==> design.v <==
module processor
(
	output reg w_en,
	output reg done,
	output reg [7:0] addr,
	output reg [31:0] data_out,
	input clk,
	input rst_n,
	input start,
	input [31:0] data_in
);
	parameter RESET = 3'd0;
	parameter READ_DATA = 3'd1;
	parameter READ_INSTRUCTON = 3'd2;
	parameter DELAY = 3'd3;
	parameter EXECUTE = 3'd4;
	parameter ADD = 3'd0;
	parameter SUB = 3'd1;
	parameter MUL = 3'd2;
	parameter TR = 3'd3;
	parameter DET = 3'd4;
	reg [2:0] cs,ns;
	reg [1:0] read_data_counter;
	reg [3:0] a11,a12,a21,a22,b11,b12,b21,b22;
	always@(posedge clk or negedge rst_n)begin
		if(~rst_n) cs <= RESET;
		else cs <= ns;
	end
	always@(*)begin
		case(cs)
			RESET : ns = (start & rst_n) ? READ_DATA : RESET;
			READ_DATA : ns = (read_data_counter == 2) ? READ_INSTRUCTON : READ_DATA;
			READ_INSTRUCTON : ns = DELAY;
			DELAY : ns = EXECUTE;
			EXECUTE : ns = RESET;
			default : ns = RESET;
		endcase
	end
	always@(posedge clk or negedge rst_n)begin
		if(~rst_n)begin
			done <= 0;
			w_en <= 0;
			addr <= 8'd255;
			data_out <= 0;
			read_data_counter <= 0;
			a11 <= 0;
			a12 <= 0;
			a21 <= 0; 
			a22 <= 0;
			b11 <= 0;
			b12 <= 0;
			b21 <= 0;
			b22 <= 0;	
		end
		else begin
			case(ns)
				RESET : begin
					done <= 0;
					w_en <= 0;
					addr <= 8'd255;
					data_out <= 0;
					read_data_counter <= 0;
					a11 <= 0;
					a12 <= 0;
					a21 <= 0; 
					a22 <= 0;
					b11 <= 0;
					b12 <= 0;
					b21 <= 0;
					b22 <= 0;
				end
				READ_DATA : begin
					done <= 0;
					w_en <= 0;
					addr <= 8'd255;
					data_out <= 0;
					read_data_counter <= read_data_counter + 1;
					a11 <= data_in[3:0];
					a12 <= data_in[7:4];
					a21 <= data_in[11:8]; 
					a22 <= data_in[15:12];
					b11 <= data_in[19:16];
					b12 <= data_in[23:20];
					b21 <= data_in[27:24];
					b22 <= data_in[31:28];
				end
				READ_INSTRUCTON : begin
					done <= 0;
					w_en <= 0;
					addr <= 0;
					data_out <= 0;
					read_data_counter <= 0;
					a11 <= a11;
					a12 <= a12;
					a21 <= a21; 
					a22 <= a22;
					b11 <= b11;
					b12 <= b12;
					b21 <= b21;
					b22 <= b22;
				end
				DELAY : begin
					done <= done;
					w_en <= w_en;
					addr <= addr;
					data_out <= 0;
					read_data_counter <= 0;
					a11 <= a11;
					a12 <= a12;
					a21 <= a21; 
					a22 <= a22;
					b11 <= b11;
					b12 <= b12;
					b21 <= b21;
					b22 <= b22;
				end
				EXECUTE : begin
					addr <= data_in[7:0];
					read_data_counter <= read_data_counter;
					a11 <= a11;
					a12 <= a12;
					a21 <= a21; 
					a22 <= a22;
					b11 <= b11;
					b12 <= b12;
					b21 <= b21;
					b22 <= b22;
					case(data_in[31:29])
						ADD : begin
							done <= 1;
							w_en <= 1;
							data_out [7:0] <= $signed(a11) + $signed(b11);
							data_out [15:8] <= $signed(a12) + $signed(b12);
							data_out [23:16] <= $signed(a21) + $signed(b21);
							data_out [31:24] <= $signed(a22) + $signed(b22);
						end
						SUB : begin
							done <= 1;
							w_en <= 1;
							data_out [7:0] <= $signed(a11) - $signed(b11);
							data_out [15:8] <= $signed(a12) - $signed(b12);
							data_out [23:16] <= $signed(a21) - $signed(b21);
							data_out [31:24] <= $signed(a22) - $signed(b22);
						end
						MUL : begin
							done <= 1;
							w_en <= 1;
							data_out [7:0] <= ($signed(a11) * $signed(b11)) + ($signed(a12) * $signed(b21));
							data_out [15:8] <= ($signed(a11) * $signed(b12)) + ($signed(a12) * $signed(b22));
							data_out [23:16] <= ($signed(a21) * $signed(b11)) + ($signed(a22) * $signed(b21));
							data_out [31:24] <= ($signed(a21) * $signed(b12)) + ($signed(a22) * $signed(b22));
						end
						TR : begin
							done <= 1;
							w_en <= 1;
							data_out [7:0] <= {a11[3],a11[3],a11[3],a11[3],a11};
							data_out [15:8] <= {a21[3],a21[3],a21[3],a21[3],a21};
							data_out [23:16] <= {a12[3],a12[3],a12[3],a12[3],a12};
							data_out [31:24] <= {a22[3],a22[3],a22[3],a22[3],a22};
						end
						DET : begin
							done <= 1;
							w_en <= 1;
							data_out <= ($signed(a11) * $signed(a22)) - ($signed(a12) * $signed(a21));
						end
						default : begin
							done <= 0;
							w_en <= 0;
						end
					endcase
				end
			endcase
		end
	end
endmodule
==> run.sh <==
#!/bin/bash
# the make line also repeats each setting of config.mk as NAME=value (left out here)
make -C /OpenROAD-flow-scripts/flow DESIGN_CONFIG=/design/flow/config.mk WORK_HOME=/design/flow/orfs CLKGATE_MAP_FILE= finish
==> config.mk <==
export PLATFORM = sky130hd
export DESIGN_NAME = processor
export DESIGN_NICKNAME = processor
export VERILOG_FILES = /design/flow/design.v
export SDC_FILE = /design/flow/constraint.sdc
export NUM_CORES = 4
export LEC_CHECK = 0
export CAP_MARGIN = 20
export CORE_MARGIN = 2
export CORE_UTILIZATION = 56
export CTS_CLUSTER_DIAMETER = 159
export CTS_CLUSTER_SIZE = 99
export PLACE_DENSITY_LB_ADDON = 0.16
export SLEW_MARGIN = 20
export TNS_END_PERCENT = 20
==> constraint.sdc <==
create_clock -name core_clock -period 5.18 [get_ports {clk}]
set_input_delay 1.0360 -clock core_clock [delete_from_list [all_inputs] [get_ports {clk}]]
set_output_delay 1.0360 -clock core_clock [all_outputs]
set_load 0.01 [all_outputs]
==> results of run 1 <==
-- layout make-up --
type,instances,area (µm²)
clock buffer,9,225
tap,270,338
sequential,80,2020
fill,1798,7100
inverter,242,908
clock inverter,7,78.8
multi-input combinational,931,8560
timing repair buffer,118,1070
-- per-stage QoR --
step	util [%]	setup WS, ns	area, µm²	std cells
2_1_floorplan	-	0.352	11600	1297
3_3_place_gp	63.3	0.223	12900	1640
3_5_place_dp	63.3	0.0150	12900	1640
4_1_cts	64.8	0.00931	13200	1656
5_1_grt	65.0	0.00138	13200	1657
6_report	65.0	0.127	13200	1657
-- routing by layer --
metal | vias to the layer above | share of wire [%] | GRT usage [%] | wire, µm
li1 | 4313 | - | - | -
met1 | 4512 | 43 | 41.9 | 13800
met2 | 392 | 45 | 48.8 | 14500
met3 | 71 | 8.6 | 6.57 | 2750
met4 | 0 | 3.1 | 9.71 | 991
met5 | - | 0 | 0.682 | 0
-- what timing repair did --
item / 4_1_cts / 5_1_grt
gates resized: 1 / 11
cloned: 0 / 1
pin swaps: 0 / 1
setup endpoints to repair: 1 / 20
==> metrics.yaml, run 1 <==
run_status:
  status: "no timing/DRC/antenna violations"
drt:
  drc: 0
  finalWirelength_um: 32000
  firstDrtPassIters: 8
  wl_per_cell_um: 19.3
  vias_per_cell: 5.61
  vias: 9288
  n_antenna_cell: 0
  antenna_left: 0
  drt_iter0_markers: 723
synthesis:
  avgSynthCellArea_um2: 8.95
  netlist_top_cells_count: "inv_1, ha_1, fa_1, nand2_1, nor2_1"
  netlist.area_leader.share_pct: 24.8
  xor_share_pct: 7.20
  async_reset_ff_share_pct: 100
  simple_gate_share_pct: 11.9
  synth-area-yosys_um2: 11600
  yosys.stat.seqShare_pct: 17.3
  synthMostInstantiatedCell: "inv_1"
  flop_cell: "dfrtp_1"
  top_area_cell: "fa_1"
  syn-cell-area_um2: 11600
  syn-num-nets: 1623
  synth_cells: 1297
  adder_share_pct: 40.7
  yosys_warnings: 1
  ys_sh_mux_pct: 0.733
  edf_count: 0
  ys_top_logic_family: "adder cells"
  yosys.area_share.aoi_pct: 12.7
  synthTopCellsByArea: "fa_1, ha_1, dfrtp_1"
  yosys.cell_types.count: 49
  ys_ff: 80
  ys_cells: 1297
setup_path:
  cp_slowest_cell: "dfrtp_1"
  critPathKind: "flip-flop to flip-flop"
  reg2reg_to: "data_out[15]"
  critPathArrivalTime_ns: 5.30
  endpoint: "data_out[15]"
  startpoint_type: "flip-flop"
  cp.depth: 17
  endpoint_kind: "flip-flop"
  crit_family: "adder cells"
  path_buffers: 3
  critPathRequiredTime_ns: 5.43
  cp_cell_sequence: "and2_1, fa_1, fa_1, ha_1, inv_1, fa_1, inv_1, fa_1, inv_1, ha_1, a31oi_2, a22oi_2, a31oi_2, xnor2_2, o21bai_4, nor2_1, a221o_1"
  r2r_cells: 17
  crit_path_max_incr_delay_ns: 0.50
  critPathLaunch: "a12[2]"
  cp_common_cell: "fa_1"
  r2r_start: "a12[2]"
  rrSetupSlack_ns: 0.13
  critPathMaxFanout: 9
clock_tree:
  clkTransAtPathRegs_ns: 0.07
  cts_made_buffers: 9
  cts_sinks: 80
  ctsRootBufferMaster: "clkbuf_16"
  tritoncts: "yes"
  ctsHoldBuffers: 0
  clkLatencyLatePin_ns: 0.36
  clock_path_buffers: 2
  postCtsSetupRepairBufs: 0
  htree_levels: 3
timing:
  whs_ns: 0.436
  finalClockPeriodUsage_pct: 97.5
  skew_ns: 0.0117
  hold_violations: 0
  rsz0062_at_grt: "false"
  period_minus_slack_ns: 5.05
  setup_violations: 0
  slew_violations: 0
  fin_tns_setup_ns: 0
  tightest_slew_ns: 0.990
  clock.fmax_mhz: 198
  relSlewSlack_pct: 33.5
worst_hold_path:
  hold-path-cell-count: 1
  hp-class: "flip-flop to flip-flop"
  hold_path_end: "cs[0]"
  worstHoldStart: "cs[1]"
global_route:
  grt_max_degree: 54
  grt-ovfl-total: 0
  antenna_found_initial: 0
  grtUsageTotal_pct: 30.6
  grt_pass1_vias: 9549
  grt_pass1_wl_um: 51200
die:
  fp-row-count: 52
  fp.dieH_um: 148
  dieArea_um2: 21900
  fp.dieW_um: 148
  ioPinCount: 77
  fp_util_pct: 57.2
  core_um2: 20300
cells_and_area:
  area_growth_syn_to_layout_pct: 13.8
  fin_nets: 1708
flow_run:
  cap_violations: 0
  openroad.warnings: 56
placed_design:
  place.gp.congestion: 0.973
  hpwl_um: 25600
  place.port_buffers: 76
==> run 2, diff against run 1 <==
CORE_MARGIN = 7   (was 2)
CORE_UTILIZATION = 54   (was 56)
CTS_CLUSTER_DIAMETER = 166   (was 159)
CTS_CLUSTER_SIZE = 98   (was 99)
GPL_ROUTABILITY_DRIVEN = 0   (was not set)
GPL_TIMING_DRIVEN = 1   (was not set)
PLACE_DENSITY = 0.36   (was not set)
PLACE_DENSITY_LB_ADDON = not set   (was 0.16)
TNS_END_PERCENT = 35   (was 20)
clock period = 7.21 ns   (was 5.18 ns; I/O delays follow)
==> run 2 against run 1 <==
Count of clock-buffer cells in the layout stayed put. Final area is 2.1% lower. Critical path type unchanged. Still clean. Routed wire length is 1.6% higher. Highest routed layer unchanged. Worst hold slack better by 0.0052 ns. Area after synthesis stayed put. Die size is 18% higher. Core utilization is 3.6 points lower. Register-to-register slack better by 1.5 ns. First-iteration DRC count is 13% lower.
==> metrics.yaml, run 2 <==
synthesis:
  synth-area-yosys_um2: 11600
  simple_gate_share_pct: 11.9
  avgSynthCellArea_um2: 8.95
  xor_share_pct: 7.20
  async_reset_ff_share_pct: 100
  yosys.stat.seqShare_pct: 17.3
  ys_ff: 80
  adder_share_pct: 40.7
  ys_cells: 1297
  synthMostInstantiatedCell: "inv_1"
  yosys.area_share.aoi_pct: 12.7
  synthTopCellsByArea: "fa_1, ha_1, dfrtp_1"
  edf_count: 0
  netlist.area_leader.share_pct: 24.8
  flop_cell: "dfrtp_1"
  top_area_cell: "fa_1"
  syn-cell-area_um2: 11600
  synth_cells: 1297
  yosys_warnings: 1
  ys_top_logic_family: "adder cells"
  ys_sh_mux_pct: 0.733
  yosys.cell_types.count: 49
  syn-num-nets: 1623
  netlist_top_cells_count: "inv_1, ha_1, fa_1, nand2_1, nor2_1"
clock_tree:
  cts_made_buffers: 9
  tritoncts: "yes"
  clkTransAtPathRegs_ns: 0.08
  htree_levels: 3
  clkLatencyLatePin_ns: 0.36
  cts.repair.resized: 0
  ctsRootBufferMaster: "clkbuf_16"
  postCtsSetupRepairBufs: 0
  clock_path_buffers: 2
  cts_sinks: 80
  ctsHoldBuffers: 0
die:
  fp.dieH_um: 161
  dieArea_um2: 25800
  fp_util_pct: 55.2
  ioPinCount: 77
  fp-row-count: 53
  fp.dieW_um: 161
  core_um2: 21000
global_route:
  grt_max_degree: 58
  grt-ovfl-total: 0
  grt_pass1_wl_um: 51700
  grtUsageTotal_pct: 25.5
  grt_pass1_vias: 9253
  antenna_found_initial: 0
setup_path:
  critPathMaxFanout: 17
  r2r_start: "a11[1]"
  critPathArrivalTime_ns: 5.78
  cp_slowest_cell: "dfrtp_1"
  cp_common_cell: "fa_1"
  critPathRequiredTime_ns: 7.45
  endpoint_kind: "flip-flop"
  rrSetupSlack_ns: 1.68
  startpoint_type: "flip-flop"
  crit_path_max_incr_delay_ns: 0.82
  path_buffers: 3
  critPathKind: "flip-flop to flip-flop"
  cp.depth: 17
  endpoint: "data_out[22]"
  cp_cell_sequence: "nand2_1, fa_1, fa_1, ha_1, inv_1, fa_1, inv_1, fa_1, inv_1, ha_1, a31oi_1, a22oi_1, a31oi_1, xnor2_2, o21bai_4, nor2_1, a221o_1"
  reg2reg_to: "data_out[22]"
  crit_family: "adder cells"
  critPathLaunch: "a11[1]"
  r2r_cells: 17
drt:
  finalWirelength_um: 32500
  firstDrtPassIters: 5
  antenna_left: 0
  wl_per_cell_um: 20.0
  drc: 0
  vias_per_cell: 5.54
  vias: 9014
  drt_iter0_markers: 628
  n_antenna_cell: 0
timing:
  relSlewSlack_pct: 29.0
  tightest_slew_ns: 1.07
  finalClockPeriodUsage_pct: 76.7
  setup_violations: 0
  clock.fmax_mhz: 181
  fin_tns_setup_ns: 0
  period_minus_slack_ns: 5.53
  slew_violations: 0
  hold_violations: 0
  skew_ns: 0.0165
  rsz0062_at_grt: "false"
  whs_ns: 0.441
worst_hold_path:
  worstHoldStart: "cs[1]"
  hold-path-cell-count: 1
  hp-class: "flip-flop to flip-flop"
  hold_path_end: "cs[0]"
flow_run:
  cap_violations: 0
  openroad.warnings: 58
cells_and_area:
  area_growth_syn_to_layout_pct: 11.3
  fin_nets: 1674
  fillers: 1836
run_status:
  status: "no timing/DRC/antenna violations"
placed_design:
  place.port_buffers: 76
  hpwl_um: 25600
[run 2: final cells by class]
| cell class | count | area, µm² | area share (%) |
|---|---|---|---|
| Multi-Input combinational cell | 930 | 8520 | 65.9 |
| Sequential cell | 80 | 2010 | 15.6 |
| Inverter | 242 | 908 | 7.03 |
| Timing Repair Buffer | 85 | 826 | 6.39 |
| Tap cell | 275 | 344 | 2.66 |
| Clock buffer | 9 | 225 | 1.74 |
| Clock inverter | 7 | 86.3 | 0.668 |
[run 2: layer usage]
layer  part of all wire (%)  vias to the layer above  wire, µm  global-route usage (%)
met5                      0                        -         0                       0
met4                    1.8                        0       598                    5.89
met3                    8.1                       44      2630                    4.20
met2                     44                      341     14400                    39.4
met1                     46                     4388     14900                    37.0
li1                       -                     4241         -                       -
[run 2: metrics by stage]
stage | instances | cell area, µm² | utilization [%] | worst slack [ns]
4_1_cts | 1628 | 12900 | 61.5 | 1.67
2_1_floorplan | 1297 | 11600 | - | 2.38
5_1_grt | 1628 | 12900 | 61.5 | 1.39
3_5_place_dp | 1612 | 12600 | 60.0 | 1.73
3_3_place_gp | 1612 | 12600 | 60.0 | 1.88
6_report | 1628 | 12900 | 61.5 | 1.68
==> run 3, diff against run 2 <==
CELL_PAD_IN_SITES_DETAIL_PLACEMENT = 0   (was not set)
CORE_ASPECT_RATIO = 0.89   (was not set)
CORE_MARGIN = 4   (was 7)
CORE_UTILIZATION = 40   (was 54)
CTS_CLUSTER_DIAMETER = 228   (was 166)
CTS_CLUSTER_SIZE = not set   (was 98)
GPL_ROUTABILITY_DRIVEN = not set   (was 0)
GPL_TIMING_DRIVEN = 0   (was 1)
HOLD_SLACK_MARGIN = 0.05   (was not set)
MAX_ROUTING_LAYER = met4   (was not set)
PLACE_DENSITY = not set   (was 0.36)
PLACE_DENSITY_LB_ADDON = 0.1   (was not set)
SETUP_SLACK_MARGIN = 0.97   (was not set)
SLEW_MARGIN = 0   (was 20)
TNS_END_PERCENT = not set   (was 35)
clock period = 5.88 ns   (was 7.21 ns; I/O delays follow)
==> run 3 against run 2 <==
Worst setup slack worse by 0.66 ns. Global-route usage down 1.2 points. Count of clock-buffer cells in the layout up 1. Critical path depth down 2. Flip-flop count unchanged. Core utilization down 13 points.
==> metrics.yaml, run 3 <==
global_route:
  grt-ovfl-total: 0
  antenna_found_initial: 0
  grt_pass1_wl_um: 57200
  grt_max_degree: 65
  grt_pass1_vias: 9521
  grtUsageTotal_pct: 24.3
timing:
  rsz0062_at_grt: "true"
  skew_ns: 0.00769
  hold_violations: 0
  period_minus_slack_ns: 4.86
  relSlewSlack_pct: 33.0
  setup_violations: 0
  slew_violations: 0
  clock.fmax_mhz: 206
  finalClockPeriodUsage_pct: 82.7
  tightest_slew_ns: 0.997
  fin_tns_setup_ns: 0
die:
  dieArea_um2: 31800
  ioPinCount: 77
  fp.dieH_um: 169
  core_um2: 28400
  fp.dieW_um: 189
  fp_util_pct: 40.8
  fp-row-count: 58
synthesis:
  avgSynthCellArea_um2: 8.95
  xor_share_pct: 7.20
  synth_cells: 1297
  flop_cell: "dfrtp_1"
  yosys_warnings: 1
  ys_top_logic_family: "adder cells"
  synthMostInstantiatedCell: "inv_1"
  adder_share_pct: 40.7
  yosys.area_share.aoi_pct: 12.7
  async_reset_ff_share_pct: 100
  ys_sh_mux_pct: 0.733
  synthTopCellsByArea: "fa_1, ha_1, dfrtp_1"
  ys_ff: 80
  yosys.cell_types.count: 49
  syn-num-nets: 1623
  netlist_top_cells_count: "inv_1, ha_1, fa_1, nand2_1, nor2_1"
  yosys.stat.seqShare_pct: 17.3
  syn-cell-area_um2: 11600
  simple_gate_share_pct: 11.9
  synth-area-yosys_um2: 11600
  edf_count: 0
  ys_cells: 1297
  netlist.area_leader.share_pct: 24.8
  top_area_cell: "fa_1"
drt:
  vias_per_cell: 5.19
  drt_iter0_markers: 725
  drc: 0
  wl_per_cell_um: 20.3
  n_antenna_cell: 0
  antenna_left: 0
  firstDrtPassIters: 5
  vias: 9411
  finalWirelength_um: 36700
clock_tree:
  cts_sinks: 80
  ctsHoldBuffers: 0
  ctsRootBufferMaster: "clkbuf_16"
  clkTransAtPathRegs_ns: 0.07
  cts_made_buffers: 9
  clkLatencyLatePin_ns: 0.35
  clock_path_buffers: 2
  tritoncts: "yes"
  htree_levels: 3
worst_hold_path:
  hold-path-cell-count: 1
  hp-class: "flip-flop to flip-flop"
  worstHoldStart: "cs[1]"
  hold_path_end: "cs[0]"
cells_and_area:
  fin_nets: 1743
  instances_no_fill: 1812
  combGateArea_um2: 8740
  area_growth_syn_to_layout_pct: 19.4
  fillers: 2796
  seq_area_um2: 2040
setup_path:
  cp.depth: 15
  critPathLaunch: "a22[2]"
  cp_common_cell: "fa_1"
  crit_path_max_incr_delay_ns: 0.57
  critPathKind: "flip-flop to flip-flop"
  reg2reg_to: "data_out[11]"
  crit_family: "adder cells"
  cp_cell_sequence: "clkbuf_16, and2_4, fa_1, fa_1, fa_1, fa_1, ha_4, ha_4, o21ai_1, a22oi_2, a31oi_4, xnor2_4, nor2_2, o22ai_1, a22o_1"
  path_buffers: 1
  r2r_cells: 15
  critPathMaxFanout: 8
  r2r_start: "a22[2]"
  rrSetupSlack_ns: 1.02
  critPathRequiredTime_ns: 6.11
  endpoint: "data_out[11]"
  endpoint_kind: "flip-flop"
  critPathArrivalTime_ns: 5.09
  cp_slowest_cell: "fa_1"
  startpoint_type: "flip-flop"
placed_design:
  place.gp.congestion: 0.929
  hpwl_um: 28400
  dp.cells: 1762
  place.port_buffers: 74
flow_run:
  cap_violations: 0
  openroad.warnings: 57
run_status:
  status: "no timing/DRC/antenna violations"
==> run 3: cell type report <==
type / count / share of cell area [%]
Timing Repair Buffer: 109 / 7.51
Buffer: 45 / 2.29
Clock inverter: 6 / 0.434
Sequential cell: 80 / 14.8
Inverter: 242 / 6.72
Clock buffer: 10 / 1.65
Multi-Input combinational cell: 930 / 63.1
Tap cell: 390 / 3.52
==> run 3: per-stage QoR <==
| stage | hold WS, ns | instance area, µm² | util (%) | worst slack (ns) |
|---|---|---|---|---|
| after floorplan | 0.397 | 11600 | - | 1.05 |
| after global placement | 0.416 | 12800 | 45.1 | -0.964 |
| after detailed placement | 0.420 | 12900 | 45.2 | -0.360 |
| after CTS | 0.436 | 13600 | 48.0 | 0.977 |
| after global routing | 0.458 | 13900 | 48.7 | 0.897 |
| final | 0.436 | 13900 | 48.7 | 1.02 |
==> run 3: what timing repair did <==
action / CTS / global route
endpoints found under the setup margin: 29 / 23
gates resized: 90 / 23
pin swaps: 8 / 19
buffers inserted: 18 / 16
==> run 3: per-layer routing <==
layer  track usage (%)  up-vias  wire length [µm]
met5                 -        -                 0
met4              4.69        0               627
met3              3.67       47              2750
met2              35.9      349             15600
met1              35.8     4620             17700
li1                  -     4395                 -
==> run 4, diff against run 3 <==
CELL_PAD_IN_SITES_DETAIL_PLACEMENT = 1   (was 0)
CELL_PAD_IN_SITES_GLOBAL_PLACEMENT = 0   (was not set)
CORE_ASPECT_RATIO = not set   (was 0.89)
CORE_MARGIN = 2   (was 4)
CORE_UTILIZATION = 49   (was 40)
CTS_CLUSTER_DIAMETER = not set   (was 228)
GPL_TIMING_DRIVEN = not set   (was 0)
HOLD_SLACK_MARGIN = not set   (was 0.05)
MAX_ROUTING_LAYER = met5   (was met4)
PLACE_DENSITY = 0.7   (was not set)
PLACE_DENSITY_LB_ADDON = not set   (was 0.1)
SETUP_SLACK_MARGIN = -0.17   (was 0.97)
SLEW_MARGIN = 10   (was 0)
clock period = 5.67 ns   (was 5.88 ns; I/O delays follow)
==> run 4 against run 3 <==
Worst hold slack gained 0.0031 ns. First-iteration DRC count shrank 4.3%. Die size shrank 22%. Global-route usage grew 8.4 points. Area after synthesis is the same. Sequential share of layout area grew 0.51 points. Core utilization grew 7.8 points. Maximum frequency shrank 9.1%. Critical path depth grew 4. Critical path type unchanged.
==> metrics.yaml, run 4 <==
setup_path:
  cp_cell_sequence: "clkinv_1, nor2_1, fa_1, inv_1, ha_1, ha_1, inv_1, fa_1, inv_1, fa_1, inv_1, ha_1, a31oi_1, a22oi_1, a31oi_1, xnor2_2, nor2_2, a2111oi_1, a21o_1"
  cp_common_cell: "inv_1"
  rrSetupSlack_ns: 0.32
  critPathMaxFanout: 8
  reg2reg_to: "data_out[10]"
  critPathRequiredTime_ns: 5.98
  startpoint_type: "flip-flop"
  critPathKind: "flip-flop to flip-flop"
  crit_family: "adder cells"
  cp.depth: 19
  r2r_cells: 19
  crit_path_max_incr_delay_ns: 0.63
  path_buffers: 5
  r2r_start: "a22[3]"
  critPathArrivalTime_ns: 5.65
  critPathLaunch: "a22[3]"
  cp_slowest_cell: "a2111oi_1"
  endpoint: "data_out[10]"
  endpoint_kind: "flip-flop"
synthesis:
  simple_gate_share_pct: 11.9
  syn-cell-area_um2: 11600
  adder_share_pct: 40.7
  netlist.area_leader.share_pct: 24.8
  top_area_cell: "fa_1"
  synth_cells: 1297
  synth-area-yosys_um2: 11600
  yosys.cell_types.count: 49
  avgSynthCellArea_um2: 8.95
  edf_count: 0
  yosys.stat.seqShare_pct: 17.3
  synthMostInstantiatedCell: "inv_1"
  ys_sh_mux_pct: 0.733
  ys_top_logic_family: "adder cells"
  ys_ff: 80
  xor_share_pct: 7.20
  synthTopCellsByArea: "fa_1, ha_1, dfrtp_1"
  yosys_warnings: 1
  async_reset_ff_share_pct: 100
  syn-num-nets: 1623
  netlist_top_cells_count: "inv_1, ha_1, fa_1, nand2_1, nor2_1"
  flop_cell: "dfrtp_1"
  ys_cells: 1297
  yosys.area_share.aoi_pct: 12.7
drt:
  vias: 9823
  drt_iter0_markers: 694
  firstDrtPassIters: 5
  antenna_left: 0
  finalWirelength_um: 38200
  vias_per_cell: 5.79
  wl_per_cell_um: 22.5
  drc: 0
timing:
  relSlewSlack_pct: 33.8
  finalClockPeriodUsage_pct: 94.3
  period_minus_slack_ns: 5.35
  clock.fmax_mhz: 187
  tightest_slew_ns: 0.986
  hold_violations: 0
  whs_ns: 0.439
  skew_ns: 0.0108
  rsz0062_at_grt: "false"
  setup_violations: 0
  setup_ws_ns: 0.323
  fin_tns_setup_ns: 0
  slew_violations: 0
cells_and_area:
  area_growth_syn_to_layout_pct: 13.6
  fillers: 2719
  fin_nets: 1698
  fin_util_pct: 56.5
  fin_area_um2: 13200
  instances_no_fill: 1697
clock_tree:
  cts_made_buffers: 9
  ctsRootBufferMaster: "clkbuf_16"
  tritoncts: "yes"
  clkLatencyLatePin_ns: 0.37
  clock_path_buffers: 2
  ctsHoldBuffers: 0
  clkTransAtPathRegs_ns: 0.07
  htree_levels: 3
  postCtsSetupRepairBufs: 0
  cts_sinks: 80
  cts.repair.resized: 0
die:
  fp-row-count: 56
  dieArea_um2: 24900
  core_um2: 23300
  ioPinCount: 77
  fp.dieH_um: 158
  fp.dieW_um: 158
  fp_util_pct: 49.7
global_route:
  grt_max_degree: 56
  grt-ovfl-total: 0
  grt_pass1_wl_um: 61000
  grtUsageTotal_pct: 32.7
  antenna_found_initial: 0
  grt_pass1_vias: 11100
run_status:
  status: "no timing/DRC/antenna violations"
worst_hold_path:
  hold-path-cell-count: 1
  hold_path_end: "cs[0]"
  worstHoldStart: "cs[1]"
  hp-class: "flip-flop to flip-flop"
flow_run:
  openroad.warnings: 56
  cap_violations: 0
placed_design:
  placed_area_um2: 12800
  hpwl_um: 29900
  dp.cells: 1678
  place.gp.congestion: 0.951
  place.port_buffers: 76
  pre_cts_ws_ns: 0.437
run 4: layout make-up:
| cell class | count | area [µm²] | area share [%] |
|---|---|---|---|
| Tap cell | 319 | 399 | 3.03 |
| Antenna cell | 1 | 2.50 | 0.0190 |
| Clock inverter | 6 | 56.3 | 0.427 |
| Multi-Input combinational cell | 930 | 8520 | 64.7 |
| Sequential cell | 80 | 2010 | 15.3 |
| Timing Repair Buffer | 109 | 1040 | 7.88 |
| Clock buffer | 10 | 239 | 1.81 |
| Inverter | 242 | 908 | 6.89 |
run 4: per-layer routing:
metal / share of wire [%] / vias to the layer above / track usage [%]
met4: 4.0 / 0 / 14.0
met2: 48 / 428 / 55.0
li1: - / 4290 / -
met5: 0 / - / 0
met1: 39 / 4994 / 39.1
met3: 9.0 / 111 / 9.42
==> run 5, diff against run 4 <==
CAP_MARGIN = 15   (was 20)
CELL_PAD_IN_SITES_DETAIL_PLACEMENT = 0   (was 1)
CELL_PAD_IN_SITES_GLOBAL_PLACEMENT = 3   (was 0)
CORE_ASPECT_RATIO = 0.89   (was not set)
CORE_MARGIN = 4   (was 2)
CORE_UTILIZATION = 19   (was 49)
CTS_CLUSTER_DIAMETER = 228   (was not set)
GPL_TIMING_DRIVEN = 1   (was not set)
HOLD_SLACK_MARGIN = 0.05   (was not set)
MAX_ROUTING_LAYER = met4   (was met5)
MIN_ROUTING_LAYER = met2   (was not set)
PLACE_DENSITY = not set   (was 0.7)
PLACE_DENSITY_LB_ADDON = 0.1   (was not set)
SETUP_SLACK_MARGIN = 0.97   (was -0.17)
SLEW_MARGIN = 25   (was 10)
clock period = 6.43 ns   (was 5.67 ns; I/O delays follow)
==> run 5 against run 4 <==
Worst hold slack better by 0.0036 ns. Critical path depth is 1 lower. Non-clock buffer count is 5 higher. Final area is 5.2% higher. Global-route usage is 8.6 points lower. Clock skew is 0.0033 ns higher. Worst setup slack better by 0.91 ns. Via count is 30% higher. Die size went up to 2.6 times the previous value. Final cell count is 29% higher.
==> metrics.yaml, run 5 <==
clock_tree:
  clock_path_buffers: 2
  clkLatencyLatePin_ns: 0.40
  ctsHoldBuffers: 0
  htree_levels: 3
  clkTransAtPathRegs_ns: 0.08
  cts_sinks: 80
  cts_made_buffers: 9
  ctsRootBufferMaster: "clkbuf_16"
  postCtsSetupRepairBufs: 0
  cts.repair.resized: 0
  tritoncts: "yes"
die:
  dieArea_um2: 65100
  fp_util_pct: 19.2
  fp-row-count: 85
  fp.dieH_um: 241
  ioPinCount: 77
  fp.dieW_um: 270
  core_um2: 60500
setup_path:
  endpoint: "data_out[31]"
  critPathLaunch: "a21[1]"
  endpoint_kind: "flip-flop"
  reg2reg_to: "data_out[31]"
  crit_path_max_incr_delay_ns: 0.56
  critPathRequiredTime_ns: 6.71
  startpoint_type: "flip-flop"
  cp.depth: 18
  path_buffers: 4
  cp_common_cell: "fa_1"
  critPathKind: "flip-flop to flip-flop"
  cp_slowest_cell: "fa_1"
  r2r_start: "a21[1]"
  critPathMaxFanout: 11
  r2r_cells: 18
  cp_cell_sequence: "buf_4, nand2_1, inv_1, fa_1, inv_1, fa_1, fa_1, fa_1, ha_1, ha_1, o21ai_0, a22oi_2, a31oi_2, xnor2_2, o21bai_4, buf_4, nor2_1, a221o_1"
  rrSetupSlack_ns: 1.23
  critPathArrivalTime_ns: 5.47
  crit_family: "adder cells"
synthesis:
  async_reset_ff_share_pct: 100
  yosys_warnings: 1
  ys_sh_mux_pct: 0.733
  top_area_cell: "fa_1"
  yosys.area_share.aoi_pct: 12.7
  avgSynthCellArea_um2: 8.95
  ys_top_logic_family: "adder cells"
  ys_ff: 80
  edf_count: 0
  syn-num-nets: 1623
  syn-cell-area_um2: 11600
  synthTopCellsByArea: "fa_1, ha_1, dfrtp_1"
  yosys.cell_types.count: 49
  netlist.area_leader.share_pct: 24.8
  synth-area-yosys_um2: 11600
  yosys.stat.seqShare_pct: 17.3
  xor_share_pct: 7.20
  synthMostInstantiatedCell: "inv_1"
  adder_share_pct: 40.7
  synth_cells: 1297
  flop_cell: "dfrtp_1"
  simple_gate_share_pct: 11.9
  ys_cells: 1297
  netlist_top_cells_count: "inv_1, ha_1, fa_1, nand2_1, nor2_1"
worst_hold_path:
  worstHoldStart: "cs[1]"
  hp-class: "flip-flop to flip-flop"
  hold-path-cell-count: 1
  hold_path_end: "cs[0]"
cells_and_area:
  fin_nets: 1703
  fin_util_pct: 22.9
  area_growth_syn_to_layout_pct: 19.4
  seq_area_um2: 2020
  combGateArea_um2: 8560
  instances_no_fill: 2193
  fin_area_um2: 13900
  fillers: 6611
run_status:
  status: "no timing/DRC/antenna violations"
drt:
  firstDrtPassIters: 6
  wl_per_cell_um: 22.3
  vias_per_cell: 5.83
  finalWirelength_um: 48900
  antenna_left: 0
  vias: 12800
  drt_iter0_markers: 986
  drc: 0
timing:
  setup_violations: 0
  finalClockPeriodUsage_pct: 80.8
  hold_violations: 0
  period_minus_slack_ns: 5.20
  rsz0062_at_grt: "false"
  slew_violations: 0
  fin_tns_setup_ns: 0
  clock.fmax_mhz: 192
  tightest_slew_ns: 0.920
  relSlewSlack_pct: 38.7
  skew_ns: 0.0142
flow_run:
  openroad.warnings: 56
  cap_violations: 0
placed_design:
  hpwl_um: 38000
  place.gp.congestion: 0.877
  dp.cells: 2149
  place.port_buffers: 76
  placed_area_um2: 13500
global_route:
  grtUsageTotal_pct: 24.1
  grt_pass1_vias: 15900
  grt-ovfl-total: 0
  grt_pass1_wl_um: 71300
  antenna_found_initial: 5
  grt_max_degree: 54
[run 5: stage by stage]
| step | hold slack [ns] | worst slack [ns] |
|---|---|---|
| after floorplan | 0.397 | 1.60 |
| after global placement | 0.417 | 1.04 |
| after detailed placement | 0.430 | 1.04 |
| after CTS | 0.444 | 0.986 |
| after global routing | 0.471 | 0.918 |
| final | 0.442 | 1.23 |
[run 5: area by class of cell]
| cell class | instances | share of cell area (%) |
|---|---|---|
| diodes | 28 | 0.506 |
| clock buffers | 11 | 1.75 |
| clock inverters | 5 | 0.280 |
| inverters | 242 | 6.58 |
| multi-input cells | 930 | 61.7 |
| flip-flops and latches | 80 | 14.6 |
| well taps | 783 | 7.07 |
| repair buffers | 114 | 7.53 |
[run 5: routing by layer]
metal / vias to the layer above / global-route usage [%] / wire, µm
met5: - / - / 0
met4: 0 / 1.70 / 910
met3: 95 / 39.1 / 25200
met2: 3691 / 23.2 / 22800
met1: 4699 / - / 0
li1: 4291 / - / -
==> run 6, diff against run 5 <==
CAP_MARGIN = 20   (was 15)
CELL_PAD_IN_SITES_DETAIL_PLACEMENT = not set   (was 0)
CELL_PAD_IN_SITES_GLOBAL_PLACEMENT = not set   (was 3)
CORE_ASPECT_RATIO = not set   (was 0.89)
CORE_MARGIN = 2   (was 4)
CORE_UTILIZATION = 68   (was 19)
CTS_CLUSTER_DIAMETER = not set   (was 228)
GPL_TIMING_DRIVEN = not set   (was 1)
HOLD_SLACK_MARGIN = not set   (was 0.05)
MAX_ROUTING_LAYER = not set   (was met4)
MIN_ROUTING_LAYER = not set   (was met2)
PLACE_DENSITY_LB_ADDON = not set   (was 0.1)
SETUP_SLACK_MARGIN = -0.33   (was 0.97)
SLEW_MARGIN = 20   (was 25)
clock period = 5.45 ns   (was 6.43 ns; I/O delays follow)
==> run 6 against run 5 <==
Final area shrank 6.3%. Core utilization is 55 points higher. Area after synthesis did not move. Maximum frequency up 0.10%. Via count is 26% lower. Register-to-register slack worse by 0.97 ns. First-iteration DRC count is 20% lower. Sequential share of layout area increased by 0.95 points. Clock skew is 0.0037 ns lower. Critical path type unchanged.
==> metrics.yaml, run 6 <==
synthesis:
  ys_cells: 1297
  synthMostInstantiatedCell: "inv_1"
  ys_ff: 80
  edf_count: 0
  avgSynthCellArea_um2: 8.95
  yosys_warnings: 1
  yosys.cell_types.count: 49
  xor_share_pct: 7.20
  synth_cells: 1297
  top_area_cell: "fa_1"
  ys_top_logic_family: "adder cells"
  simple_gate_share_pct: 11.9
  netlist_top_cells_count: "inv_1, ha_1, fa_1, nand2_1, nor2_1"
  ys_sh_mux_pct: 0.733
  netlist.area_leader.share_pct: 24.8
  async_reset_ff_share_pct: 100
  flop_cell: "dfrtp_1"
  synth-area-yosys_um2: 11600
  yosys.area_share.aoi_pct: 12.7
  syn-num-nets: 1623
  syn-cell-area_um2: 11600
  yosys.stat.seqShare_pct: 17.3
  adder_share_pct: 40.7
  synthTopCellsByArea: "fa_1, ha_1, dfrtp_1"
setup_path:
  rrSetupSlack_ns: 0.26
  crit_family: "adder cells"
  cp.depth: 15
  endpoint: "data_out[23]"
  critPathMaxFanout: 9
  startpoint_type: "flip-flop"
  critPathArrivalTime_ns: 5.43
  cp_common_cell: "fa_1"
  cp_cell_sequence: "nand2_1, fa_1, fa_1, inv_1, fa_1, fa_1, ha_1, ha_1, o21ai_0, a22oi_1, a31oi_1, xnor2_2, o21bai_4, nor2_1, a221o_1"
  r2r_start: "a22[0]"
  path_buffers: 1
  r2r_cells: 15
  critPathRequiredTime_ns: 5.69
  critPathKind: "flip-flop to flip-flop"
  cp_slowest_cell: "fa_1"
  endpoint_kind: "flip-flop"
  critPathLaunch: "a22[0]"
  reg2reg_to: "data_out[23]"
  crit_path_max_incr_delay_ns: 0.60
clock_tree:
  clkLatencyLatePin_ns: 0.36
  clock_path_buffers: 2
  postCtsSetupRepairBufs: 0
  cts_made_buffers: 9
  htree_levels: 3
  cts_sinks: 80
  tritoncts: "yes"
  cts.repair.resized: 0
  ctsHoldBuffers: 0
  ctsRootBufferMaster: "clkbuf_16"
  clkTransAtPathRegs_ns: 0.07
worst_hold_path:
  hp-class: "flip-flop to flip-flop"
  worstHoldStart: "cs[1]"
  hold_path_end: "cs[0]"
  hold-path-cell-count: 1
global_route:
  antenna_found_initial: 0
  grtUsageTotal_pct: 37.6
  grt-ovfl-total: 0
  grt_pass1_wl_um: 51500
  grt_max_degree: 50
  grt_pass1_vias: 9705
placed_design:
  placed_area_um2: 12700
  place.port_buffers: 76
  place.gp.congestion: 0.962
  hpwl_um: 25500
timing:
  skew_ns: 0.0105
  rsz0062_at_grt: "false"
  tightest_slew_ns: 1.10
  fin_tns_setup_ns: 0
  setup_violations: 0
  whs_ns: 0.444
  relSlewSlack_pct: 26.7
  finalClockPeriodUsage_pct: 95.2
  period_minus_slack_ns: 5.19
  hold_violations: 0
  clock.fmax_mhz: 193
  slew_violations: 0
die:
  dieArea_um2: 18100
  fp_util_pct: 69.7
  ioPinCount: 77
  fp.dieH_um: 135
  fp.dieW_um: 135
  fp-row-count: 47
  core_um2: 16600
drt:
  drc: 0
  antenna_left: 0
  vias: 9449
  finalWirelength_um: 32100
  wl_per_cell_um: 20.2
  drt_iter0_markers: 792
  vias_per_cell: 5.93
  n_antenna_cell: 0
  firstDrtPassIters: 8
cells_and_area:
  fin_nets: 1694
  area_growth_syn_to_layout_pct: 11.9
  fin_area_um2: 13000
flow_run:
  cap_violations: 0
  openroad.warnings: 58
run_status:
  status: "no timing/DRC/antenna violations"
## run 6: routing by layer
metal / part of all wire (%) / track usage [%] / up-vias
li1: - / - / 4294
met1: 41 / 52.1 / 4582
met2: 45 / 56.4 / 486
met3: 10 / 10.6 / 87
met4: 3.8 / 14.6 / 0
met5: 0 / 0 / -
## run 6: stage by stage
stage          setup WS, ns  utilization (%)  instances
3_5_place_dp          0.334             76.3       1577
6_report              0.260             78.0       1593
5_1_grt              0.0115             78.0       1593
3_3_place_gp          0.464             76.3       1577
4_1_cts               0.305             78.0       1593
2_1_floorplan         0.622                -       1297
## run 6: cell type report
class                   instances  area, µm²
fillers                      1188       3650
clock buffers                  10        239
clock inverters                 6       58.8
flip-flops and latches         80       2010
multi-input cells             930       8520
inverters                     242        908
repair buffers                105        976
well taps                     220        275
==> run 7, diff against run 6 <==
ABC_AREA = 1   (was not set)
CORE_UTILIZATION = 58   (was 68)
CTS_CLUSTER_DIAMETER = 209   (was not set)
GPL_ROUTABILITY_DRIVEN = 0   (was not set)
GPL_TIMING_DRIVEN = 1   (was not set)
PLACE_DENSITY = 0.37   (was not set)
SETUP_SLACK_MARGIN = not set   (was -0.33)
clock period = 3.29 ns   (was 5.45 ns; I/O delays follow)
==> run 7 against run 6 <==
Now fails the layout checks on negative setup slack. Clock skew rose by 0.0087 ns. Sequential share of layout area fell by 3.1 points. Via count rose by 27%. Count of clock-buffer cells in the layout fell by 1. Worst hold slack got worse by 0.0091 ns. Synthesized cell count rose by 30%. Global-route usage fell by 2.0 points. Critical path type unchanged. Largest cell class unchanged. Highest routed layer is now met5.
==> metrics.yaml, run 7 <==
synthesis:
  synthMostInstantiatedCell: "inv_1"
  ys_top_logic_family: "adder cells"
  top_area_cell: "fa_1"
  ys_ff: 80
  flop_cell: "dfrtp_1"
  yosys.cell_types.count: 45
  avgSynthCellArea_um2: 7.43
  synth-area-yosys_um2: 12500
  synthTopCellsByArea: "fa_1, ha_1, dfrtp_1"
  syn-cell-area_um2: 12500
  ys_cells: 1684
  syn-num-nets: 2010
  adder_share_pct: 37.7
  edf_count: 0
  yosys.area_share.aoi_pct: 10.3
  synth_cells: 1684
  yosys_warnings: 1
  yosys.stat.seqShare_pct: 16.1
  netlist_top_cells_count: "inv_1, nand2_1, ha_1, fa_1, nor2_1"
  netlist.area_leader.share_pct: 23.0
  xor_share_pct: 2.59
  async_reset_ff_share_pct: 100
  simple_gate_share_pct: 19.0
  ys_sh_mux_pct: 0
clock_tree:
  clkLatencyLatePin_ns: 0.36
  ctsHoldBuffers: 0
  cts_made_buffers: 9
  cts_sinks: 80
  tritoncts: "yes"
  htree_levels: 3
  clock_path_buffers: 2
  ctsRootBufferMaster: "clkbuf_16"
  clkTransAtPathRegs_ns: 0.07
setup_path:
  r2r_cells: 22
  critPathLaunch: "a22[3]"
  rrSetupSlack_ns: -1.12
  cp.depth: 22
  cp_cell_sequence: "buf_6, nand2_4, fa_2, inv_2, fa_2, fa_1, fa_1, ha_4, ha_4, nand2_1, inv_1, nand3_2, inv_2, nor2_4, inv_2, nand2_4, nand3_4, nand2_8, inv_6, nand2_2, nand2_1, nand2_1"
  critPathKind: "flip-flop to flip-flop"
  endpoint_kind: "flip-flop"
  reg2reg_to: "data_out[17]"
  r2r_start: "a22[3]"
  critPathMaxFanout: 7
  cp_slowest_cell: "fa_2"
  endpoint: "data_out[17]"
  startpoint_type: "flip-flop"
  crit_family: "adder cells"
  critPathArrivalTime_ns: 4.69
  critPathRequiredTime_ns: 3.58
  crit_path_max_incr_delay_ns: 0.57
  path_buffers: 6
timing:
  clock.fmax_mhz: 227
  slew_violations: 0
  skew_ns: 0.0192
  setup_ws_ns: -1.12
  finalClockPeriodUsage_pct: 134
  fin_tns_setup_ns: -30.26
  rsz0062_at_grt: "true"
  tightest_slew_ns: 0.640
  period_minus_slack_ns: 4.41
  relSlewSlack_pct: 57.3
  hold_violations: 0
  setup_violations: 31
drt:
  wl_per_cell_um: 17.4
  drc: 0
  antenna_left: 0
  n_antenna_cell: 0
  vias_per_cell: 5.34
  finalWirelength_um: 39200
  vias: 12000
  firstDrtPassIters: 8
  drt_iter0_markers: 897
global_route:
  antenna_found_initial: 1
  grtUsageTotal_pct: 35.6
  grt-ovfl-total: 0
  grt_pass1_wl_um: 61300
  grt_pass1_vias: 11900
  grt_max_degree: 45
flow_run:
  openroad.warnings: 61
  cap_violations: 0
die:
  fp.dieH_um: 151
  core_um2: 21100
  fp-row-count: 53
  ioPinCount: 77
  dieArea_um2: 22800
  fp_util_pct: 59.3
  fp.dieW_um: 151
cells_and_area:
  fin_nets: 2294
  fillers: 1529
  fin_area_um2: 16400
  area_growth_syn_to_layout_pct: 31.4
  instances_no_fill: 2248
worst_hold_path:
  worstHoldStart: "cs[1]"
  hold-path-cell-count: 1
  hold_path_end: "cs[0]"
  hp-class: "flip-flop to flip-flop"
run_status:
  status: "complete, but fails checks"
  violations: "negative setup slack"
placed_design:
  dp.cells: 2206
  pre_cts_ws_ns: -1.21
  placed_area_um2: 15300
  place.port_buffers: 76
  hpwl_um: 30800
run 7: area by class of cell:
| type | count | area (µm²) | share of cell area [%] |
|---|---|---|---|
| flip-flops and latches | 80 | 2030 | 12.4 |
| repair buffers | 318 | 2670 | 16.2 |
| clock buffers | 9 | 225 | 1.37 |
| well taps | 275 | 344 | 2.09 |
| inverters | 424 | 1610 | 9.80 |
| multi-input cells | 1135 | 9460 | 57.5 |
| clock inverters | 7 | 109 | 0.662 |
run 7: metrics by stage:
| step | hold WS (ns) | utilization (%) |
|---|---|---|
| finish | 0.435 | 78.0 |
| detailed placement | 0.424 | 72.3 |
| global placement | 0.412 | 72.3 |
| floorplan | 0.362 | - |
| global route | 0.460 | 78.0 |
| CTS | 0.441 | 76.3 |
run 7: what timing repair did:
item,in CTS,in global routing
resized,72,89
endpoints found under the setup margin,31,31
pin swaps,43,62
gates cloned,1,0
hold endpoints to repair,0,0
setup buffers,22,4
run 7: metal layers:
metal  wire length, µm  track usage (%)
met4              1560             14.7
met1             16500             48.8
met5                13                0
met2             17600             55.2
met3              3540             7.50
==> run 8, diff against run 7 <==
ABC_AREA = not set   (was 1)
CORE_UTILIZATION = 40   (was 58)
CTS_CLUSTER_DIAMETER = not set   (was 209)
GPL_ROUTABILITY_DRIVEN = not set   (was 0)
GPL_TIMING_DRIVEN = not set   (was 1)
PLACE_DENSITY = not set   (was 0.37)
clock period = 3.38 ns   (was 3.29 ns; I/O delays follow)
==> run 8 against run 7 <==
Still fails the layout checks on negative setup slack. Critical endpoint is now data_out[31]. Maximum frequency fell by 2.7%. Register-to-register slack worse by 0.03 ns. Final area down 7.4%. Sequential share of layout area grew 0.95 points. Core utilization decreased by 25 points. Highest routed layer is now met4. Routed wire length fell by 10%.
==> metrics.yaml, run 8 <==
global_route:
  grt_pass1_vias: 10100
  antenna_found_initial: 1
  grt_pass1_wl_um: 56200
  grtUsageTotal_pct: 24.0
  grt_max_degree: 64
  grt-ovfl-total: 0
flow_run:
  cap_violations: 0
  openroad.warnings: 59
synthesis:
  adder_share_pct: 40.7
  synthTopCellsByArea: "fa_1, ha_1, dfrtp_1"
  avgSynthCellArea_um2: 8.95
  flop_cell: "dfrtp_1"
  synthMostInstantiatedCell: "inv_1"
  yosys_warnings: 1
  netlist_top_cells_count: "inv_1, ha_1, fa_1, nand2_1, nor2_1"
  yosys.stat.seqShare_pct: 17.3
  yosys.cell_types.count: 49
  syn-cell-area_um2: 11600
  ys_sh_mux_pct: 0.733
  ys_ff: 80
  top_area_cell: "fa_1"
  simple_gate_share_pct: 11.9
  synth_cells: 1297
  async_reset_ff_share_pct: 100
  syn-num-nets: 1623
  xor_share_pct: 7.20
  ys_cells: 1297
  edf_count: 0
  ys_top_logic_family: "adder cells"
  synth-area-yosys_um2: 11600
  netlist.area_leader.share_pct: 24.8
  yosys.area_share.aoi_pct: 12.7
setup_path:
  r2r_start: "a11[1]"
  crit_path_max_incr_delay_ns: 0.56
  cp.depth: 16
  r2r_cells: 16
  startpoint_type: "flip-flop"
  critPathLaunch: "a11[1]"
  critPathMaxFanout: 6
  cp_common_cell: "fa_1"
  critPathRequiredTime_ns: 3.61
  critPathArrivalTime_ns: 4.76
  reg2reg_to: "data_out[31]"
  cp_slowest_cell: "fa_2"
  rrSetupSlack_ns: -1.15
  endpoint: "data_out[31]"
  path_buffers: 2
  endpoint_kind: "flip-flop"
  crit_family: "adder cells"
  cp_cell_sequence: "nand2b_4, fa_2, inv_1, fa_1, fa_1, fa_1, ha_4, ha_4, o21ai_2, a22oi_2, a31oi_2, xnor2_2, o21bai_4, buf_12, nor2_4, a221o_1"
  critPathKind: "flip-flop to flip-flop"
timing:
  slew_violations: 0
  setup_violations: 30
  tightest_slew_ns: 0.848
  hold_violations: 0
  rsz0062_at_grt: "true"
  period_minus_slack_ns: 4.53
  setup_ws_ns: -1.15
  fin_tns_setup_ns: -30.71
  skew_ns: 0.0152
  relSlewSlack_pct: 43.4
  clock.fmax_mhz: 221
  finalClockPeriodUsage_pct: 134
clock_tree:
  cts_sinks: 80
  tritoncts: "yes"
  clkLatencyLatePin_ns: 0.36
  clkTransAtPathRegs_ns: 0.07
  cts_made_buffers: 9
  clock_path_buffers: 2
  htree_levels: 3
  ctsRootBufferMaster: "clkbuf_16"
  ctsHoldBuffers: 0
drt:
  drt_iter0_markers: 602
  drc: 0
  vias_per_cell: 5.01
  finalWirelength_um: 35300
  antenna_left: 0
  vias: 9785
  firstDrtPassIters: 5
  wl_per_cell_um: 18.1
placed_design:
  pre_cts_ws_ns: -1.22
  place.port_buffers: 76
  hpwl_um: 28700
  place.gp.congestion: 0.914
die:
  ioPinCount: 77
  fp.dieH_um: 174
  fp-row-count: 62
  core_um2: 28600
  fp.dieW_um: 174
  fp_util_pct: 40.5
  dieArea_um2: 30400
cells_and_area:
  area_growth_syn_to_layout_pct: 31.2
  fin_nets: 1889
run_status:
  violations: "negative setup slack"
  status: "complete, but fails checks"
worst_hold_path:
  hp-class: "input port to asynchronous set/reset pin"
==> run 8: area by class of cell <==
type                       count  area [µm²]
fill                        2616       13400
multi-input combinational    930        9020
timing repair buffer         300        2500
sequential                    80        2030
inverter                     242         926
tap                          384         480
clock buffer                  10         229
clock inverter                 6        52.6
antenna                        1        2.50
==> run 8: per-layer routing <==
| layer | wire length, µm | global-route usage, % | vias to the layer above |
|---|---|---|---|
| li1 | - | - | 4682 |
| met1 | 16500 | 34.5 | 4813 |
| met2 | 16200 | 38.8 | 260 |
| met3 | 1950 | 3.50 | 30 |
| met4 | 547 | 4.69 | 0 |
| met5 | 0 | 0 | - |
==> run 8: through the flow <==
step           cells  instance area (µm²)  hold WS (ns)  util [%]
4_1_cts         1947                15000         0.207      52.5
3_3_place_gp    1925                14500         0.411      50.5
6_report        1953                15200         0.201      53.2
2_1_floorplan   1297                11800         0.380         -
5_1_grt         1953                15200         0.223      53.2
3_5_place_dp    1925                14500         0.423      50.5
==> run 8: timing repair <==
| item | in CTS | in global routing |
|---|---|---|
| setup endpoints to repair | 31 | 31 |
| gates resized | 54 | 35 |
| buffers inserted | 6 | 5 |
| cloned | 0 | 0 |
| pin swaps | 36 | 18 |
==> run 9, diff against run 8 <==
CORE_UTILIZATION = 64   (was 40)
SETUP_SLACK_MARGIN = 0.74   (was not set)
clock period = 4.19 ns   (was 3.38 ns; I/O delays follow)
==> run 9 against run 8 <==
Count of clock-buffer cells in the layout up 1. Highest routed layer unchanged. Die size down 37%. Register-to-register slack better by 0.70 ns. Maximum frequency down 2.3%. First-iteration DRC count up 42%. Sequential share of layout area up 0.68 points. Worst setup slack better by 0.70 ns. Still fails the layout checks on negative setup slack. Clock skew down 0.0094 ns. Critical path type unchanged.
==> metrics.yaml, run 9 <==
synthesis:
  synth-area-yosys_um2: 11600
  synthTopCellsByArea: "fa_1, ha_1, dfrtp_1"
  synth_cells: 1297
  avgSynthCellArea_um2: 8.95
  ys_top_logic_family: "adder cells"
  flop_cell: "dfrtp_1"
  xor_share_pct: 7.20
  adder_share_pct: 40.7
  yosys.area_share.aoi_pct: 12.7
  syn-num-nets: 1623
  ys_ff: 80
  top_area_cell: "fa_1"
  yosys.cell_types.count: 49
  synthMostInstantiatedCell: "inv_1"
  yosys_warnings: 1
  simple_gate_share_pct: 11.9
  syn-cell-area_um2: 11600
  ys_cells: 1297
  async_reset_ff_share_pct: 100
  netlist_top_cells_count: "inv_1, ha_1, fa_1, nand2_1, nor2_1"
  netlist.area_leader.share_pct: 24.8
  yosys.stat.seqShare_pct: 17.3
  ys_sh_mux_pct: 0.733
  edf_count: 0
setup_path:
  cp_common_cell: "fa_1"
  cp_slowest_cell: "fa_1"
  cp.depth: 17
  startpoint_type: "flip-flop"
  critPathMaxFanout: 6
  critPathRequiredTime_ns: 4.44
  crit_family: "adder cells"
  critPathLaunch: "a11[2]"
  reg2reg_to: "data_out[27]"
  endpoint_kind: "flip-flop"
  critPathKind: "flip-flop to flip-flop"
  path_buffers: 3
  endpoint: "data_out[27]"
  r2r_start: "a11[2]"
  critPathArrivalTime_ns: 4.89
  rrSetupSlack_ns: -0.44
  crit_path_max_incr_delay_ns: 0.57
  r2r_cells: 17
  cp_cell_sequence: "buf_4, nand2b_4, fa_1, inv_1, fa_1, fa_1, fa_1, ha_4, ha_4, o21ai_2, a22oi_2, a31oi_2, xnor2_2, buf_4, nor2_4, o22ai_1, a22o_1"
timing:
  skew_ns: 0.00576
  tightest_slew_ns: 0.821
  setup_violations: 27
  period_minus_slack_ns: 4.63
  setup_ws_ns: -0.444
  relSlewSlack_pct: 45.3
  clock.fmax_mhz: 216
  slew_violations: 0
  rsz0062_at_grt: "true"
  whs_ns: 0.392
  hold_violations: 0
  finalClockPeriodUsage_pct: 111
flow_run:
  cap_violations: 0
  openroad.warnings: 61
clock_tree:
  clock_path_buffers: 2
  clkTransAtPathRegs_ns: 0.07
  cts_sinks: 80
  tritoncts: "yes"
  clkLatencyLatePin_ns: 0.36
  cts_made_buffers: 9
  htree_levels: 3
  ctsRootBufferMaster: "clkbuf_16"
drt:
  n_antenna_cell: 0
  firstDrtPassIters: 5
  drt_iter0_markers: 856
  vias: 9896
  finalWirelength_um: 33200
  vias_per_cell: 5.69
  antenna_left: 0
  wl_per_cell_um: 19.1
  drc: 0
die:
  dieArea_um2: 19200
  fp.dieH_um: 139
  ioPinCount: 77
  fp-row-count: 49
  fp_util_pct: 64.8
  fp.dieW_um: 139
  core_um2: 17900
placed_design:
  hpwl_um: 26900
  place.gp.congestion: 0.941
  dp.cells: 1708
  place.port_buffers: 76
  pre_cts_ws_ns: -0.500
global_route:
  grt_max_degree: 58
  antenna_found_initial: 0
  grt_pass1_wl_um: 53500
  grt-ovfl-total: 0
  grt_pass1_vias: 10300
  grtUsageTotal_pct: 35.7
cells_and_area:
  fin_nets: 1832
  fillers: 1213
  instances_no_fill: 1740
  area_growth_syn_to_layout_pct: 25.0
run_status:
  status: "complete, but fails checks"
  violations: "negative setup slack"
worst_hold_path:
  hp-class: "input port to asynchronous set/reset pin"
run 9: layer usage:
| layer | vias to the layer above | global-route usage (%) | wire length (µm) |
|---|---|---|---|
| li1 | 4571 | - | - |
| met1 | 4796 | 49.2 | 14200 |
| met2 | 452 | 57.1 | 15100 |
| met3 | 77 | 7.08 | 2740 |
| met4 | 0 | 12.1 | 1100 |
| met5 | - | 0 | 0 |
run 9: final cells by class:
| type | instances | area (µm²) | area share, % |
|---|---|---|---|
| Clock inverter | 5 | 38.8 | 0.267 |
| Multi-Input combinational cell | 930 | 8910 | 61.4 |
| Timing Repair Buffer | 243 | 2080 | 14.3 |
| Clock buffer | 11 | 243 | 1.67 |
| Sequential cell | 80 | 2030 | 14.0 |
| Tap cell | 229 | 287 | 1.98 |
| Inverter | 242 | 920 | 6.34 |
run 9: through the flow:
stage	utilization (%)	instance area (µm²)	setup TNS, ns
floorplan	-	11800	-6.52
global placement	77.2	13800	-8.01
detailed placement	77.2	13800	-10.90
CTS	80.2	14400	-7.97
global route	81.0	14500	-12.67
finish	81.0	14500	-9.63
run 9: timing repair:
| action | CTS | global route |
|---|---|---|
| hold buffers | 0 | 0 |
| pin swaps | 32 | 15 |
| gates cloned | 1 | 0 |
| setup endpoints to repair | 30 | 30 |
| gates resized | 42 | 18 |
| buffers inserted | 10 | 5 |
==> run 10, diff against run 9 <==
CAP_MARGIN = 15   (was 20)
CELL_PAD_IN_SITES_DETAIL_PLACEMENT = 1   (was not set)
CORE_ASPECT_RATIO = 1.64   (was not set)
CORE_MARGIN = 4   (was 2)
CORE_UTILIZATION = 40   (was 64)
CTS_CLUSTER_DIAMETER = 373   (was not set)
CTS_CLUSTER_SIZE = 59   (was not set)
GPL_ROUTABILITY_DRIVEN = 0   (was not set)
GPL_TIMING_DRIVEN = 1   (was not set)
MAX_ROUTING_LAYER = met4   (was not set)
MIN_ROUTING_LAYER = met1   (was not set)
SETUP_SLACK_MARGIN = not set   (was 0.74)
clock period = 7.0 ns   (was 4.19 ns; I/O delays follow)
==> run 10 against run 9 <==
The run now finishes clean. Sequential share of layout area up 1.4 points. Die size is 66% higher. Worst setup slack better by 1.9 ns. First-iteration DRC count is 55% lower. Maximum frequency shrank 16%. Non-clock buffer count shrank 151. Critical path type unchanged. Critical endpoint is now data_out[21].
==> metrics.yaml, run 10 <==
placed_design:
  hpwl_um: 31200
  pre_cts_ws_ns: 1.51
  placed_area_um2: 12800
  place.port_buffers: 76
  dp.cells: 1708
global_route:
  grt-ovfl-total: 0
  grt_pass1_wl_um: 60600
  antenna_found_initial: 0
  grt_max_degree: 68
  grt_pass1_vias: 10800
  grtUsageTotal_pct: 25.8
setup_path:
  rrSetupSlack_ns: 1.47
  endpoint_kind: "flip-flop"
  cp_slowest_cell: "dfrtp_1"
  critPathKind: "flip-flop to flip-flop"
  r2r_cells: 19
  critPathRequiredTime_ns: 7.27
  path_buffers: 5
  cp_cell_sequence: "clkinv_1, nor2_1, fa_1, inv_1, ha_1, ha_1, inv_1, fa_1, inv_1, fa_1, inv_1, ha_1, a31oi_1, a22oi_1, a31oi_1, xnor2_2, o21bai_4, nor2_1, a221o_1"
  critPathLaunch: "a22[3]"
  crit_family: "adder cells"
  cp_common_cell: "inv_1"
  cp.depth: 19
  reg2reg_to: "data_out[21]"
  endpoint: "data_out[21]"
  crit_path_max_incr_delay_ns: 0.51
  r2r_start: "a22[3]"
  critPathArrivalTime_ns: 5.80
  startpoint_type: "flip-flop"
  critPathMaxFanout: 11
die:
  ioPinCount: 77
  fp.dieW_um: 141
  fp-row-count: 79
  fp.dieH_um: 226
  fp_util_pct: 40.8
  core_um2: 28500
  dieArea_um2: 31900
drt:
  drc: 0
  vias_per_cell: 5.60
  met3_length_um: 1690
  wirelength_met1_um: 12900
  highest_layer: "met4"
  wl_met2_um: 20800
  finalWirelength_um: 38700
  vias: 9647
  drt_iter0_markers: 386
  firstDrtPassIters: 5
  wl_per_cell_um: 22.4
  antenna_left: 0
  n_antenna_cell: 0
clock_tree:
  cts_made_buffers: 9
  clkTransAtPathRegs_ns: 0.08
  tritoncts: "yes"
  postCtsSetupRepairBufs: 0
  clkLatencyLatePin_ns: 0.38
  htree_levels: 3
  cts_sinks: 80
  ctsRootBufferMaster: "clkbuf_16"
  clock_path_buffers: 2
  cts.repair.resized: 0
  ctsHoldBuffers: 0
synthesis:
  ys_cells: 1297
  syn-cell-area_um2: 11600
  top_area_cell: "fa_1"
  ys_sh_mux_pct: 0.733
  ys_top_logic_family: "adder cells"
  simple_gate_share_pct: 11.9
  yosys.area_share.aoi_pct: 12.7
  flop_cell: "dfrtp_1"
  xor_share_pct: 7.20
  edf_count: 0
  synthTopCellsByArea: "fa_1, ha_1, dfrtp_1"
  syn-num-nets: 1623
  netlist_top_cells_count: "inv_1, ha_1, fa_1, nand2_1, nor2_1"
  async_reset_ff_share_pct: 100
  yosys.stat.seqShare_pct: 17.3
  avgSynthCellArea_um2: 8.95
  netlist.area_leader.share_pct: 24.8
  synthMostInstantiatedCell: "inv_1"
  yosys_warnings: 1
  synth_cells: 1297
  ys_ff: 80
  adder_share_pct: 40.7
  synth-area-yosys_um2: 11600
  yosys.cell_types.count: 49
cells_and_area:
  fillers: 3378
  instances_no_fill: 1724
  fin_area_um2: 13100
  fin_nets: 1681
  area_growth_syn_to_layout_pct: 12.9
timing:
  finalClockPeriodUsage_pct: 79.0
  setup_violations: 0
  setup_ws_ns: 1.47
  period_minus_slack_ns: 5.53
  clock.fmax_mhz: 181
  hold_violations: 0
  fin_tns_setup_ns: 0
  relSlewSlack_pct: 26.8
  skew_ns: 0.0125
  slew_violations: 0
  tightest_slew_ns: 1.09
  rsz0062_at_grt: "false"
worst_hold_path:
  worstHoldStart: "cs[1]"
  hold-path-cell-count: 1
  hp-class: "flip-flop to flip-flop"
  hold_path_end: "cs[0]"
flow_run:
  openroad.warnings: 56
  cap_violations: 0
run_status:
  status: "no timing/DRC/antenna violations"
## run 10: cell type report
type	instances	area, µm²	share of cell area (%)
clock buffers	9	225	1.72
clock inverters	7	106	0.812
inverters	242	908	6.93
multi-input cells	930	8520	65.0
flip-flops and latches	80	2010	15.4
well taps	364	455	3.48
repair buffers	92	878	6.70
## run 10: through the flow
| stage | hold slack (ns) | util (%) |
|---|---|---|
| global route | 0.469 | 46.0 |
| detailed placement | 0.446 | 44.9 |
| finish | 0.459 | 46.0 |
| global placement | 0.419 | 44.9 |
| floorplan | 0.397 | - |
| CTS | 0.461 | 46.0 |
## run 10: metal layers
metal | vias to the layer above | GRT usage (%)
met5 | - | -
met4 | 0 | 17.6
met3 | 169 | 3.35
met2 | 335 | 46.7
met1 | 4888 | 25.4
li1 | 4255 | -
